build 1:
// Calculator2_0
module Calculator2_0(clk, rst, col, btn, btnres, fil, Sseg, anodos);
clock: 58.2 ns
lec_check: 0
abc_area: 1
cap_margin: 10
core_aspect_ratio: 0.62
core_margin: 2
core_utilization: 72
cts_cluster_size: 72
gpl_routability_driven: 1
hold_slack_margin: -0.07
min_routing_layer: met1
place_density_lb_addon: 0.01
setup_slack_margin: -2.0
slew_margin: 20
tns_end_percent: 80
run.sh (not shown) runs the stock make flow with config.mk's settings and CLKGATE_MAP_FILE=.
Stage in which a tool error killed build 1: clock tree synthesis (4_1_cts).
#### Input delta (build 29 over build 1)
--- a/flow/config.mk
+++ b/flow/config.mk
@@ -8,13 +8,10 @@
 export ABC_AREA = 1
 export CAP_MARGIN = 10
-export CORE_ASPECT_RATIO = 0.62
+export CORE_ASPECT_RATIO = 1.46
 export CORE_MARGIN = 2
-export CORE_UTILIZATION = 72
-export CTS_CLUSTER_SIZE = 72
+export CORE_UTILIZATION = 61
 export GPL_ROUTABILITY_DRIVEN = 1
 export HOLD_SLACK_MARGIN = -0.07
 export MIN_ROUTING_LAYER = met1
-export PLACE_DENSITY_LB_ADDON = 0.01
-export SETUP_SLACK_MARGIN = -2.0
 export SLEW_MARGIN = 20
-export TNS_END_PERCENT = 80
+export TNS_END_PERCENT = 5
==> flow/constraint.sdc <==
create_clock -name core_clock -period 64.3 [get_ports {clk}]
set_input_delay 12.8600 -clock core_clock [delete_from_list [all_inputs] [get_ports {clk}]]
set_output_delay 12.8600 -clock core_clock [all_outputs]
set_load 0.01 [all_outputs]
Notes after the runs:
Build 29 did not run to completion, as it errored out during global routing (5_1_grt). Higher routability congestion estimate from global placement was reported by build 1, not build 29. Looking at minimum setup slack after placement, build 29 sits 10.49 ns higher than build 1 does. Total cell area reported by yosys after synthesis of build 1 is on par with build 29.
> inputs changed (build 29 -> build 36)
==> flow/config.mk <==
export PLATFORM = sky130hd
export DESIGN_NAME = Calculator2_0
export DESIGN_NICKNAME = Calculator2_0
export VERILOG_FILES = /design/flow/design.v
export SDC_FILE = /design/flow/constraint.sdc
export NUM_CORES = 4
export LEC_CHECK = 0
export CAP_MARGIN = 20
export CORE_MARGIN = 2
export CORE_UTILIZATION = 40
export SLEW_MARGIN = 20
==> flow/constraint.sdc <==
create_clock -name core_clock -period 105.0 [get_ports {clk}]
set_input_delay 21.0000 -clock core_clock [delete_from_list [all_inputs] [get_ports {clk}]]
set_output_delay 21.0000 -clock core_clock [all_outputs]
set_load 0.01 [all_outputs]
Results
Build 36: no failed stages, no open violations at the end. Summary: with build 29 as the reference, total die area in build 36 moved up by more than a quarter. Chip area from the yosys synthesis statistics (build 29 / build 36): 1.09. From build 29 to build 36 the numbers moved as follows: number of buffers added for setup after CTS lower, cell count after synthesis decreased about 22%, sequential element share of the synthesized area moved up. Row post-synthesis average cell area: build 36 higher / build 29 lower.
Edits applied to the flow inputs when going from build 36 to build 26:
--- a/flow/config.mk
+++ b/flow/config.mk
@@ -8,4 +8,5 @@
 export CAP_MARGIN = 20
 export CORE_MARGIN = 2
-export CORE_UTILIZATION = 40
+export CORE_UTILIZATION = 59
+export MAX_ROUTING_LAYER = met4
 export SLEW_MARGIN = 20
==> flow/constraint.sdc <==
create_clock -name core_clock -period 89.1 [get_ports {clk}]
set_input_delay 17.8200 -clock core_clock [delete_from_list [all_inputs] [get_ports {clk}]]
set_output_delay 17.8200 -clock core_clock [all_outputs]
set_load 0.01 [all_outputs]
Results
Build 36 was carried through to the last stage, and its layout satisfied the timing, DRC and antenna checks. Build 26: all stages done; final checks FAILED (negative setup slack). Reported for build 36 and build 26, distinct cell type count after synthesis turned out identical to the last digit. Compare build 36 and build 26 | clock-buffer cell count higher: build 26. The final reports for build 26 and build 36 show register-to-register slack lower in the former. Re relative max-transition margin: build 36 was higher than build 26. Build 26 against build 36; global placer's final weighted congestion is up slightly. Max maximum clock skew at final layout across build 36 and build 26: build 26. Build 26 has met2 routed wirelength above what build 36 had.

---

Calculator2_0 again, from the RTL that the note above started with.
## Calculator2_0
module Calculator2_0(clk, rst, col, btn, btnres, fil, Sseg, anodos);
	input clk;
	input rst;
	input [3:0] col;
	input btn;
	input btnres;
	output [3:0] fil;
	output [6:0] Sseg;
	output [7:0] anodos;
	wire clk1kHz;
	wire clk20Hz;
	wire [3:0]tecla;
	wire [20:0] Ssegnum1;
	wire [20:0] Ssegnum2;
	wire [6:0] signo1;
	wire [6:0] operador;
	wire [9:0] num1;
	wire [9:0] num2;
	wire sig1;
	wire [1:0] oper;
	wire [19:0] resultado;
	wire [1:0] signo_resultado;
	wire [23:0] dres;
	wire [6:0] CSseg;
	divfreq div(clk, rst, clk1kHz);
	divfreq20 div20(clk, rst, clk20Hz);
	Barrido_filas barfil(clk, rst, clk20Hz, fil);
	Comparador_col comp(clk, rst, fil, col, tecla);
	Conversor print(tecla, CSseg);
	Barrido_displays bardisp(clk, rst, btn, btnres, CSseg, clk1kHz, dres, signo_resultado, Sseg, anodos, Ssegnum1, Ssegnum2, operador, signo1);
	Ssegtobin convsegtobin(clk, rst, Ssegnum1, Ssegnum2, signo1, operador, num1, num2, sig1, oper);
  ...
Settings: LEC_CHECK=0, CAP_MARGIN=10, CORE_ASPECT_RATIO=0.62, CORE_MARGIN=2, CORE_UTILIZATION=41, GPL_ROUTABILITY_DRIVEN=1, HOLD_SLACK_MARGIN=-0.07, MIN_ROUTING_LAYER=met1, PLACE_DENSITY_LB_ADDON=0.01, SLEW_MARGIN=20; clock period 115.0 ns.
Next try:
Settings changed: ABC_AREA from default to 1, CAP_MARGIN 10 to 15, CELL_PAD_IN_SITES_GLOBAL_PLACEMENT from default to 3, CORE_MARGIN 2 to 6, HOLD_SLACK_MARGIN -0.07 to default, MAX_ROUTING_LAYER from default to met5, MIN_ROUTING_LAYER met1 to met2, PLACE_DENSITY from default to 0.37, PLACE_DENSITY_LB_ADDON 0.01 to default, SETUP_SLACK_MARGIN from default to -2.0, TNS_END_PERCENT from default to 95.
The new run stopped in 3_1_place_gp_skip_io with GPL-0301.
Synthesized cell count increases by a quarter to a third.
Die area increases by roughly a tenth.
Synthesized area increases by roughly a tenth.
Next try:
Settings changed: CAP_MARGIN 15 to 20, CELL_PAD_IN_SITES_GLOBAL_PLACEMENT 3 to default, CORE_ASPECT_RATIO 0.62 to default, CORE_MARGIN 6 to 2, CORE_UTILIZATION 41 to 64, GPL_ROUTABILITY_DRIVEN 1 to default, MAX_ROUTING_LAYER met5 to default, MIN_ROUTING_LAYER met2 to default, PLACE_DENSITY 0.37 to 0.43, SETUP_SLACK_MARGIN -2.0 to default, TNS_END_PERCENT 95 to default.
Clock period 115.0 ns to 67.0 ns, I/O delays scaled along.
Now the flow stopped in 5_1_grt with GRT-0116.
Die area falls by 38%.
Area after synthesis does not change.
Synthesized cell count does not change.
Next try:
Settings changed: ABC_AREA 1 to default, CAP_MARGIN 20 to 40, CORE_ASPECT_RATIO from default to 1.71, CORE_UTILIZATION 64 to 66, MAX_ROUTING_LAYER from default to met4, PLACE_DENSITY 0.43 to default.
Clock period 67.0 ns to 89.1 ns, I/O delays scaled along.
The changed run never finished: it broke off in 5_1_grt with GRT-0183. Synthesized area shrinks by 8.5%. Synthesized cell count shrinks by 22%. Die area shrinks by 11%.
Next try:
Settings changed: CAP_MARGIN 40 to 20, CORE_ASPECT_RATIO 1.71 to default, CORE_UTILIZATION 66 to 16, MAX_ROUTING_LAYER met4 to default.
Clock period 89.1 ns to 105.0 ns, I/O delays scaled along.
=>
- The new run produced a clean layout
- synthesized cell count stays the same
- synthesized area stays the same
- die area came out higher to 4.1 times its value
Next try:
Settings changed: CORE_UTILIZATION 16 to 58.
Clock period 105.0 ns to 58.3 ns, I/O delays scaled along.
After rerunning:
- With this change the flow finished but failed the layout checks on max-capacitance violations, max-slew violations, negative setup slack
- worst setup slack loses 47000 ps
- via count came out higher by about 40%

---

Calculator2_0 again, from the RTL that the note above started with.
export LEC_CHECK = 0
export CAP_MARGIN = 15
export CELL_PAD_IN_SITES_GLOBAL_PLACEMENT = 3
export CORE_ASPECT_RATIO = 0.62
export CORE_MARGIN = 6
export CORE_UTILIZATION = 41
export GPL_ROUTABILITY_DRIVEN = 1
export MAX_ROUTING_LAYER = met4
export MIN_ROUTING_LAYER = met1
export PLACE_DENSITY_LB_ADDON = 0.01
export SETUP_SLACK_MARGIN = 5.0
export SLEW_MARGIN = 5
export TNS_END_PERCENT = 95
create_clock -name core_clock -period 115.0 [get_ports {clk}]
==> next run, changes <==
CAP_MARGIN = 10   (was 15)
CELL_PAD_IN_SITES_GLOBAL_PLACEMENT = default   (was 3)
CORE_ASPECT_RATIO = 1.37   (was 0.62)
CORE_MARGIN = 2   (was 6)
CORE_UTILIZATION = 60   (was 41)
HOLD_SLACK_MARGIN = -0.07   (was default)
MAX_ROUTING_LAYER = default   (was met4)
SETUP_SLACK_MARGIN = default   (was 5.0)
SLEW_MARGIN = 20   (was 5)
TNS_END_PERCENT = default   (was 95)
clock period = 102.0 ns   (was 115.0 ns; I/O delays follow)
Outcome: Utilization rises by 22 points. Worst hold slack gets worse by 5.3 ps. Cell area rises by 1.6%. Sequential cell count stays the same. Clock-buffer cell count rises by 2. Maximum frequency rises by 7.0%. Setup slack gets worse by 6200 ps. Global-route usage rises by 9.6 points. Final cell count falls by 4.5%.
==> next run, changes <==
CORE_ASPECT_RATIO = 0.62   (was 1.37)
CORE_UTILIZATION = 66   (was 60)
MAX_ROUTING_LAYER = met4   (was default)
PLACE_DENSITY_LB_ADDON = default   (was 0.01)
clock period = 93.7 ns   (was 102.0 ns; I/O delays follow)
Result: This time the run did not get past global routing (GRT-0232); die size went down by about 9%; synthesized area is unchanged; synthesized cell count is unchanged.
==> next run, changes <==
CORE_ASPECT_RATIO = 0.5   (was 0.62)
CORE_MARGIN = 8   (was 2)
CORE_UTILIZATION = 41   (was 66)
MAX_ROUTING_LAYER = default   (was met4)
PLACE_DENSITY_LB_ADDON = 0.06   (was default)
clock period = 115.0 ns   (was 93.7 ns; I/O delays follow)
=> The new run went through all stages and came out clean; die area rises by 71%; area after synthesis is unchanged; synthesized cell count stays the same.

---

Setup of P:
Starting RTL as in the previous note.
// Calculator2_0
module Calculator2_0(clk, rst, col, btn, btnres, fil, Sseg, anodos);
Settings: LEC_CHECK=0, CAP_MARGIN=15, CELL_PAD_IN_SITES_GLOBAL_PLACEMENT=3, CORE_ASPECT_RATIO=0.62, CORE_MARGIN=6, CORE_UTILIZATION=41, GPL_ROUTABILITY_DRIVEN=1, HOLD_SLACK_MARGIN=-0.07, MIN_ROUTING_LAYER=met1, PLACE_DENSITY_LB_ADDON=0.01, SETUP_SLACK_MARGIN=5.0, SLEW_MARGIN=5; clock period 115.0 ns.
Every stage of the flow completed for P, and the final layout passed the timing, DRC and antenna checks.
[inputs] Q vs P
- CORE_MARGIN now 2, was 6
- SLEW_MARGIN now 20, was 5
- CORE_ASPECT_RATIO now 0.53, was 0.62
- CAP_MARGIN now 10, was 15
- SETUP_SLACK_MARGIN no longer set, was 5.0
- CELL_PAD_IN_SITES_GLOBAL_PLACEMENT no longer set, was 3
- PLACE_DENSITY_LB_ADDON no longer set, was 0.01
- CORE_UTILIZATION now 60, was 41
- the clock period (ns, I/O delays scaled along) now 83.3, was 115.0
Notes after the runs:
Q did not finish; the tool stopped in global routing (5_1_grt) with error GRT-0232. P has lower final estimated routing congestion in global placement than Q. Reported for P and Q, distinct cell type count of the synthesized netlist turned out identical to the last digit. Synthesized area delta (Q -> P): insignificant. Delta (Q minus P): full die area fell 34%, post-placement setup slack fell 7.70 ns.
--- input diff Q..R ---
- CORE_UTILIZATION: 60 -> 41
- CORE_MARGIN: 2 -> 8
- CORE_ASPECT_RATIO: 0.53 -> 1.51
- the clock period (ns, I/O delays scaled along): 83.3 -> 115.0
Notes after the runs:
- As the logs show, Q stopped at global routing (5_1_grt) after a tool error, so it never reached the end of the flow.
- R ended with every stage complete and zero timing, DRC or antenna violations.
- R vs Q, post-place setup slack went up by 9.03 ns.
- Routability congestion estimate in R vs Q: down 0.072
- Comparing R against Q, there is no change at all in unique cell type count in the Yosys netlist.

---

== alpha ==
Starting RTL as in the previous note.
==> flow/design.v (excerpt) <==
module Calculator2_0(clk, rst, col, btn, btnres, fil, Sseg, anodos);
clock: 53.7 ns
lec_check: 0
abc_area: 1
cap_margin: 20
core_aspect_ratio: 1.37
core_margin: 2
core_utilization: 64
cts_cluster_diameter: 335
cts_cluster_size: 96
place_density: 0.43
slew_margin: 20
alpha: it failed during global routing (5_1_grt), and the tool reported GRT-0116.
Relative to alpha, the following input files were edited for beta:
# alpha
export LEC_CHECK = 0
export ABC_AREA = 1
export CAP_MARGIN = 20
export CORE_ASPECT_RATIO = 1.37
export CORE_MARGIN = 2
export CORE_UTILIZATION = 64
export CTS_CLUSTER_DIAMETER = 335
export CTS_CLUSTER_SIZE = 96
export PLACE_DENSITY = 0.43
export SLEW_MARGIN = 20
create_clock -name core_clock -period 53.7 [get_ports {clk}]
# beta
export LEC_CHECK = 0
export ABC_AREA = 1
export CAP_MARGIN = 20
export CORE_MARGIN = 2
export CORE_UTILIZATION = 68
export SLEW_MARGIN = 20
create_clock -name core_clock -period 113.0 [get_ports {clk}]
==> comparison <==
- The area after detailed placement reported for beta is smaller than that of alpha by about 23%.
- Going from alpha to beta, total half-perimeter wirelength after legalization and detailed placement shrank by more than 10%.
- Diff alpha and beta: cell resize tally after clock tree synthesis lower in beta
- Per the comparison of beta with alpha, placer's final routability congestion estimate has decreased; minimum setup slack after placement has increased; share of synthesized cell area in and-or and or-and compound cells has remained practically unchanged; total cells reported by yosys after synthesis has remained practically unchanged.
- Looking at the reports, beta completed the entire flow and the layout it produced met the timing, DRC and antenna checks.
- On CTS buffer count, the higher figure sits with beta, not alpha.
Changes in gamma relative to beta:
# beta
export LEC_CHECK = 0
export ABC_AREA = 1
export CAP_MARGIN = 20
export CORE_MARGIN = 2
export CORE_UTILIZATION = 68
export SLEW_MARGIN = 20
create_clock -name core_clock -period 113.0 [get_ports {clk}]
# gamma
export LEC_CHECK = 0
export ABC_AREA = 0
export CAP_MARGIN = 20
export CORE_MARGIN = 2
export CORE_UTILIZATION = 64
export CTS_CLUSTER_SIZE = 96
export PLACE_DENSITY = 0.43
export SLEW_MARGIN = 20
create_clock -name core_clock -period 53.7 [get_ports {clk}]
The mean instance size in the synthesized netlist in gamma was higher than what beta gave.
Between gamma and beta, it is gamma whose share of synthesized cell area in and-or and or-and compound cells is higher, by 17 points.
Diff beta -> gamma | buffers inserted during post-CTS setup optimization | increase of 307
Taking beta as the reference, in gamma post-synth area from yosys stat now smaller, synthesized area now smaller, die area now smaller, number of cells produced by synthesis now smaller.
beta reached the final stage; the timing, DRC and antenna checks on its layout passed.
gamma got as far as global routing (5_1_grt), where a tool error ended the run.
The following lists how delta was set up differently from gamma:
# gamma
export LEC_CHECK = 0
export ABC_AREA = 0
export CAP_MARGIN = 20
export CORE_MARGIN = 2
export CORE_UTILIZATION = 64
export CTS_CLUSTER_SIZE = 96
export PLACE_DENSITY = 0.43
export SLEW_MARGIN = 20
create_clock -name core_clock -period 53.7 [get_ports {clk}]
# delta
export LEC_CHECK = 0
export ABC_AREA = 1
export CAP_MARGIN = 20
export CORE_MARGIN = 2
export CORE_UTILIZATION = 64
export CTS_CLUSTER_DIAMETER = 374
export CTS_CLUSTER_SIZE = 96
export PLACE_DENSITY = 0.43
export SLEW_MARGIN = 20
export TNS_END_PERCENT = 5
create_clock -name core_clock -period 53.7 [get_ports {clk}]
### Flow results
On delta: fraction of the yosys area taken by sequential cells is 0.86 points lower than what gamma gave.
Delta (delta minus gamma): parity-gate share of the synthesized area counting xor and xnor cells now sits higher, post-synthesis share of cell area spent on full adders, half adders and majority gates now sits lower.
Seen in the log of delta: GRT-0116 during global routing (5_1_grt), after which the run never completed.
delta vs. gamma: buffer count from post-CTS setup fixing rose 381; area of the core now sits higher; area of the die went up.
> inputs changed (delta -> epsilon)
# delta
export LEC_CHECK = 0
export ABC_AREA = 1
export CAP_MARGIN = 20
export CORE_MARGIN = 2
export CORE_UTILIZATION = 64
export CTS_CLUSTER_DIAMETER = 374
export CTS_CLUSTER_SIZE = 96
export PLACE_DENSITY = 0.43
export SLEW_MARGIN = 20
export TNS_END_PERCENT = 5
create_clock -name core_clock -period 53.7 [get_ports {clk}]
# epsilon
export LEC_CHECK = 0
export CAP_MARGIN = 20
export CORE_MARGIN = 2
export CORE_UTILIZATION = 70
export MAX_ROUTING_LAYER = met4
export PLACE_DENSITY = 0.64
export SLEW_MARGIN = 20
create_clock -name core_clock -period 95.1 [get_ports {clk}]
### Flow results
Although epsilon finished all stages, its layout failed final checks on negative setup slack. Compared with delta, epsilon shows a higher mux share of post-synthesis cell area. epsilon against delta; cell area reported after detailed placement is down by more than a quarter. Going from delta to epsilon, cell total in the yosys stat output shrank by more than 10%. Diff delta..epsilon | clock net sink count | unchanged. The run showing the greater post-synthesis average cell area is epsilon. epsilon against delta: detailed-placement wirelength estimate went down; area of the die lost 16000 um^2; buffer count from post-CTS setup fixing went down by 647; yosys-reported design area after synthesis decreased about 9%; synthesized cell count shrank by 2109. Of delta and epsilon, delta shows the lower pre-CTS setup slack, with epsilon above it.
